==> run H <==
==> flow/design.v <==
module cordicMagPh
   #(parameter integer N        = 13,  
     parameter integer XY_WIDTH = 18)  
    (input  wire                           clk,
     input  wire                           reset,    
     input  wire                           st,       
     input  wire signed [XY_WIDTH - 1 : 0] xin,      
     input  wire signed [XY_WIDTH - 1 : 0] yin,      
     output reg                            rdy,      
     output wire        [XY_WIDTH - 1 : 0] mag,      
     output wire signed [XY_WIDTH + 1 : 0] ph);      
    localparam integer N_WIDTH = $clog2(N);
    reg signed [XY_WIDTH + 1 : 0] x, y, z;
    reg        [N_WIDTH  - 1 : 0] ni;       
    reg                           qrt;      
    wire signed [XY_WIDTH + 1 : 0] xShift, yShift;
    wire        [XY_WIDTH - 2 : 0] atan;
    reg  signed [XY_WIDTH + 1 : 0] zCnv;
    reg          [XY_WIDTH : 0] a;
    reg  [2 * XY_WIDTH - 1 : 0] r;
    localparam [1 : 0] ST0 = 2'd0, ST1 = 2'd1, ST2 = 2'd2, ST3 = 2'd3;
    reg [1 : 0] state;
    localparam integer PKG_WIDTH = XY_WIDTH + 1;
    function [63:0] atanLUTlong;
        input integer i;
        begin
            case (i)
                0: atanLUTlong = 64'd2305843009213693952;
                1: atanLUTlong = 64'd1361218612134873344;
                2: atanLUTlong = 64'd719230530580881024;
                3: atanLUTlong = 64'd365092647525521984;
                4: atanLUTlong = 64'd183254791493294816;
                5: atanLUTlong = 64'd91716730292036224;
                6: atanLUTlong = 64'd45869556482713136;
                7: atanLUTlong = 64'd22936177926750896;
                8: atanLUTlong = 64'd11468263948075832;
                9: atanLUTlong = 64'd5734153847876408;
                10: atanLUTlong = 64'd2867079658191484;
                11: atanLUTlong = 64'd1433540170878135;
                12: atanLUTlong = 64'd716770128161890;
                13: atanLUTlong = 64'd358385069421298;
                14: atanLUTlong = 64'd179192535378193;
                15: atanLUTlong = 64'd89596267772540;
                16: atanLUTlong = 64'd44798133896700;
                17: atanLUTlong = 64'd22399066949654;
                18: atanLUTlong = 64'd11199533474990;
                19: atanLUTlong = 64'd5599766737515;
                20: atanLUTlong = 64'd2799883368760;
                21: atanLUTlong = 64'd1399941684380;
                22: atanLUTlong = 64'd699970842190;
                23: atanLUTlong = 64'd349985421095;
                24: atanLUTlong = 64'd174992710548;
                25: atanLUTlong = 64'd87496355274;
                26: atanLUTlong = 64'd43748177637;
                27: atanLUTlong = 64'd21874088818;
                28: atanLUTlong = 64'd10937044409;
                29: atanLUTlong = 64'd5468522205;
                30: atanLUTlong = 64'd2734261102;
                31: atanLUTlong = 64'd1367130551;
                32: atanLUTlong = 64'd683565276;
                33: atanLUTlong = 64'd341782638;
                34: atanLUTlong = 64'd170891319;
                35: atanLUTlong = 64'd85445659;
                36: atanLUTlong = 64'd42722830;
                37: atanLUTlong = 64'd21361415;
                38: atanLUTlong = 64'd10680707;
                39: atanLUTlong = 64'd5340354;
                40: atanLUTlong = 64'd2670177;
                41: atanLUTlong = 64'd1335088;
                42: atanLUTlong = 64'd667544;
                43: atanLUTlong = 64'd333772;
                44: atanLUTlong = 64'd166886;
                45: atanLUTlong = 64'd83443;
                46: atanLUTlong = 64'd41722;
                47: atanLUTlong = 64'd20861;
                48: atanLUTlong = 64'd10430;
                49: atanLUTlong = 64'd5215;
                50: atanLUTlong = 64'd2608;
                51: atanLUTlong = 64'd1304;
                52: atanLUTlong = 64'd652;
                53: atanLUTlong = 64'd326;
                54: atanLUTlong = 64'd163;
                55: atanLUTlong = 64'd81;
                56: atanLUTlong = 64'd41;
                57: atanLUTlong = 64'd20;
                58: atanLUTlong = 64'd10;
                59: atanLUTlong = 64'd5;
                60: atanLUTlong = 64'd3;
                61: atanLUTlong = 64'd1;
                62: atanLUTlong = 64'd1;
                63: atanLUTlong = 64'd0;
                default: atanLUTlong = 64'd0;
            endcase
        end
    endfunction
    function [63:0] coefdLUTlong;
        input integer i;
        begin
            case (i)
                0: coefdLUTlong = 64'd3260954456333195264;
                1: coefdLUTlong = 64'd2916686334356757504;
                2: coefdLUTlong = 64'd2829601372552588288;
                3: coefdLUTlong = 64'd2807750841902562304;
                4: coefdLUTlong = 64'd2802282967498353152;
                5: coefdLUTlong = 64'd2800915666627739136;
                6: coefdLUTlong = 64'd2800573820569637376;
                7: coefdLUTlong = 64'd2800488357751430656;
                8: coefdLUTlong = 64'd2800466991965381120;
                9: coefdLUTlong = 64'd2800461650513774592;
                10: coefdLUTlong = 64'd2800460315150554624;
                11: coefdLUTlong = 64'd2800459981309729792;
                12: coefdLUTlong = 64'd2800459897849522176;
                13: coefdLUTlong = 64'd2800459876984470016;
                14: coefdLUTlong = 64'd2800459871768206848;
                15: coefdLUTlong = 64'd2800459870464141312;
                16: coefdLUTlong = 64'd2800459870138124800;
                17: coefdLUTlong = 64'd2800459870056620544;
                18: coefdLUTlong = 64'd2800459870036244480;
                19: coefdLUTlong = 64'd2800459870031150592;
                20: coefdLUTlong = 64'd2800459870029877248;
                21: coefdLUTlong = 64'd2800459870029558784;
                22: coefdLUTlong = 64'd2800459870029479424;
                23: coefdLUTlong = 64'd2800459870029459456;
                24: coefdLUTlong = 64'd2800459870029454336;
                25: coefdLUTlong = 64'd2800459870029453312;
                default: coefdLUTlong = 64'd0;
            endcase
        end
    endfunction
    localparam integer COEFD_LUT_LONG_SIZE = 26;
    function [PKG_WIDTH - 3 : 0] atanLUTshort;
        input integer i;
        reg [63 : 0] v;
        begin
            v = atanLUTlong(i);
            atanLUTshort = v[61 -: PKG_WIDTH - 2];
        end
    endfunction
    function [PKG_WIDTH - 3 : 0] coefdInit;
        input integer dummy;
        reg [63 : 0] v;
        begin
            if (N - 1 > COEFD_LUT_LONG_SIZE - 1)
                v = coefdLUTlong(COEFD_LUT_LONG_SIZE - 1);
            else
                v = coefdLUTlong(N - 1);
            coefdInit = v[61 -: PKG_WIDTH - 2];
        end
    endfunction
    localparam [PKG_WIDTH - 3 : 0] coefd = coefdInit(0);
    function [PKG_WIDTH - 1 : 0] signalSaturate;
        input [PKG_WIDTH - 1 : 0] x;
        begin
            if (x[PKG_WIDTH - 1 : PKG_WIDTH - 2] == 2'b01) begin
                signalSaturate = {2'b01, {(PKG_WIDTH - 2){1'b0}}};
            end else if (x[PKG_WIDTH - 1 : PKG_WIDTH - 2] == 2'b10) begin
                signalSaturate = {2'b11, {(PKG_WIDTH - 2){1'b0}}};
            end else begin
                signalSaturate = x;
            end
        end
    endfunction
    always @(posedge clk or posedge reset)
    if (reset) begin
        rdy   <= 1'b0;
        x     <= {(XY_WIDTH + 2){1'b0}};
        y     <= {(XY_WIDTH + 2){1'b0}};
        z     <= {(XY_WIDTH + 2){1'b0}};
        ni    <= {N_WIDTH{1'b0}};
        qrt   <= 1'b0;
        state <= ST0;
    end else begin
        if (st) begin  
            rdy <= 1'b0;
            ni  <= {N_WIDTH{1'b0}};  
            if (xin < 0) begin
                x   <= -xin;
                qrt <= 1'b1;
            end else begin  
                x   <= xin;
                qrt <= 1'b0;
            end
            y <= yin;
            state <= ST1;
        end else begin
            case (state)
                ST0: begin
                    rdy <= 1'b1;
                end
                ST1: begin
                    if (y == 0) begin  
                        rdy <= 1'b1;
                        if (~qrt) begin  
                            z <= {(XY_WIDTH + 2){1'b0}};
                        end else begin
                            z <= {2'b01, {XY_WIDTH{1'b0}}};  
                        end
                        state <= ST0;  
                    end else begin  
                        if (y < 0) begin
                            x <= x - y;
                            y <= y + x;
                            z <= -atan;
                        end else begin
                            x <= x + y;
                            y <= y - x;
                            z <= atan;
                        end
                        ni    <= ni + 1'd1;
                        state <= ST2;
                    end
                end
                ST2: begin
                    if (y < 0) begin
                        x <= x - yShift;
                        y <= y + xShift;
                        z <= z - atan;
                    end else begin  
                        x <= x + yShift;
                        y <= y - xShift;
                        z <= z + atan;
                    end
                    if (ni < N - 1) begin  
                        ni    <= ni + 1'd1;
                        state <= ST2;
                    end else begin
                        ni    <= {N_WIDTH{1'b0}};
                        state <= ST3;
                    end
                end
                ST3: begin
                    rdy   <= 1'b1;
                    x     <= {1'b0, r[2 * XY_WIDTH - 1 : XY_WIDTH - 1]};
                    z     <= zCnv;
                    state <= ST0;
                end
            endcase
        end
    end
    assign xShift = x >>> ni;
    assign yShift = y >>> ni;
    assign atan   = atanLUTshort(ni);
    always @(*) begin
        if (x >= 0) begin
            a = x[XY_WIDTH : 0];
        end else begin
            a = {(XY_WIDTH + 1){1'b0}};
        end
        r = a * coefd;
    end
    always @(*) begin
        zCnv = {z[XY_WIDTH + 1], signalSaturate(z[XY_WIDTH : 0])};
        if (~qrt) begin  
            zCnv = zCnv;
        end else begin     
            if (zCnv >= 0) begin
                zCnv = {2'b01, {XY_WIDTH{1'b0}}} - zCnv;  
            end else begin
                zCnv = {2'b11, {XY_WIDTH{1'b0}}} - zCnv;  
            end
        end
    end
    assign mag = x[XY_WIDTH - 1 : 0];
    assign ph  = z;
endmodule
==> flow/run.sh <==
#!/bin/bash
# the make line also repeats each setting of config.mk as NAME=value (left out here)
make -C /OpenROAD-flow-scripts/flow DESIGN_CONFIG=/design/flow/config.mk WORK_HOME=/design/flow/orfs CLKGATE_MAP_FILE= finish
==> flow/config.mk <==
export PLATFORM = sky130hd
export DESIGN_NAME = cordicMagPh
export DESIGN_NICKNAME = cordicMagPh
export VERILOG_FILES = /design/flow/design.v
export SDC_FILE = /design/flow/constraint.sdc
export NUM_CORES = 4
export LEC_CHECK = 0
export CAP_MARGIN = 0
export CORE_ASPECT_RATIO = 0.94
export CORE_MARGIN = 2
export CORE_UTILIZATION = 72
export CTS_CLUSTER_DIAMETER = 262
export CTS_CLUSTER_SIZE = 58
export PLACE_DENSITY_LB_ADDON = 0.01
export SETUP_SLACK_MARGIN = 1.86
export SLEW_MARGIN = 20
export TNS_END_PERCENT = 5
==> flow/constraint.sdc <==
create_clock -name core_clock -period 6.51 [get_ports {clk}]
set_input_delay 1.3020 -clock core_clock [delete_from_list [all_inputs] [get_ports {clk}]]
set_output_delay 1.3020 -clock core_clock [all_outputs]
set_load 0.01 [all_outputs]
==> run P (differences from run H) <==
CORE_ASPECT_RATIO = 0.83   (was 0.94)
CTS_CLUSTER_DIAMETER = 380   (was 262)
CTS_CLUSTER_SIZE = 83   (was 58)
GPL_TIMING_DRIVEN = 1   (was default)
PLACE_DENSITY_LB_ADDON = 0.22   (was 0.01)
SETUP_SLACK_MARGIN = 1.73   (was 1.86)
==> flow/constraint.sdc (replaced) <==
create_clock -name core_clock -period 5.89 [get_ports {clk}]
set_input_delay 1.1780 -clock core_clock [delete_from_list [all_inputs] [get_ports {clk}]]
set_output_delay 1.1780 -clock core_clock [all_outputs]
set_load 0.01 [all_outputs]
==> comparison <==
Run H completed, yet does not pass: negative setup slack. Run P finished but failed the layout checks on max-capacitance violations, max-slew violations, negative setup slack.
Synthesized cell count is the same in run H and run P.
In flip-flop count, run H and run P do not differ.
Register-to-register slack: run P is lower than run H (0.59 ns).
Of run P and run H, run H has the higher worst setup slack (gap 0.59 ns).
Between run P and run H, the lower via count is in run H (gap 4.3%, measured against run H).
In area after synthesis, run H and run P do not differ.
Of run H and run P, run P has the higher global-route usage (gap 0.45 points).
First-iteration DRC count: run H is smaller than run P (about 11%).
==> figures <==
quantity                                                                                                           run P                      run H
Critical path peak fanout                                                                                             13                          7
Routed wl met2                                                                                             30400 microns              29500 microns
Non-clock buffers, area share                                                                                      9.01%                      7.03%
Met3 track demand over resource                                                                                    16.4%                      16.9%
Total placed instance area                                                                                  0.0211 sq mm               0.0205 sq mm
Layout-to-synthesis area ratio                                                                                    1.158x                     1.101x
Fraction of area in registers                                                                                      7.92%                      8.32%
Met1 capacity usage during global routing                                                                          61.5%                      58.4%
Fillcell total                                                                                                      1432                       1801
Clock Network Area Fraction                                                                                        1.38%                      1.45%
Post-layout instance count excluding filler cells                                                                   2865                       2811
Post-Route WL                                                                                              74400 microns              70200 microns
Pre-antenna DRT Iters                                                                                                 11                          9
Max-cap violation count                                                                                                1                          0
Result of the run                                                                                        failed layout checks       failed layout checks
Violated checks                                    max-capacitance violations, max-slew violations, negative setup slack       negative setup slack
Final setup fails                                                                                                     19                         10
Destination of the critical timing path                                                                            x[12]                       x[7]
Critical path's slowest cell                                                                       sky130_fd_sc_hd__fa_1  sky130_fd_sc_hd__a221oi_1
Area of the multi-input gates                                                                               0.0167 sq mm               0.0161 sq mm
Largest net degree at the start of global routing                                                                     76                         77
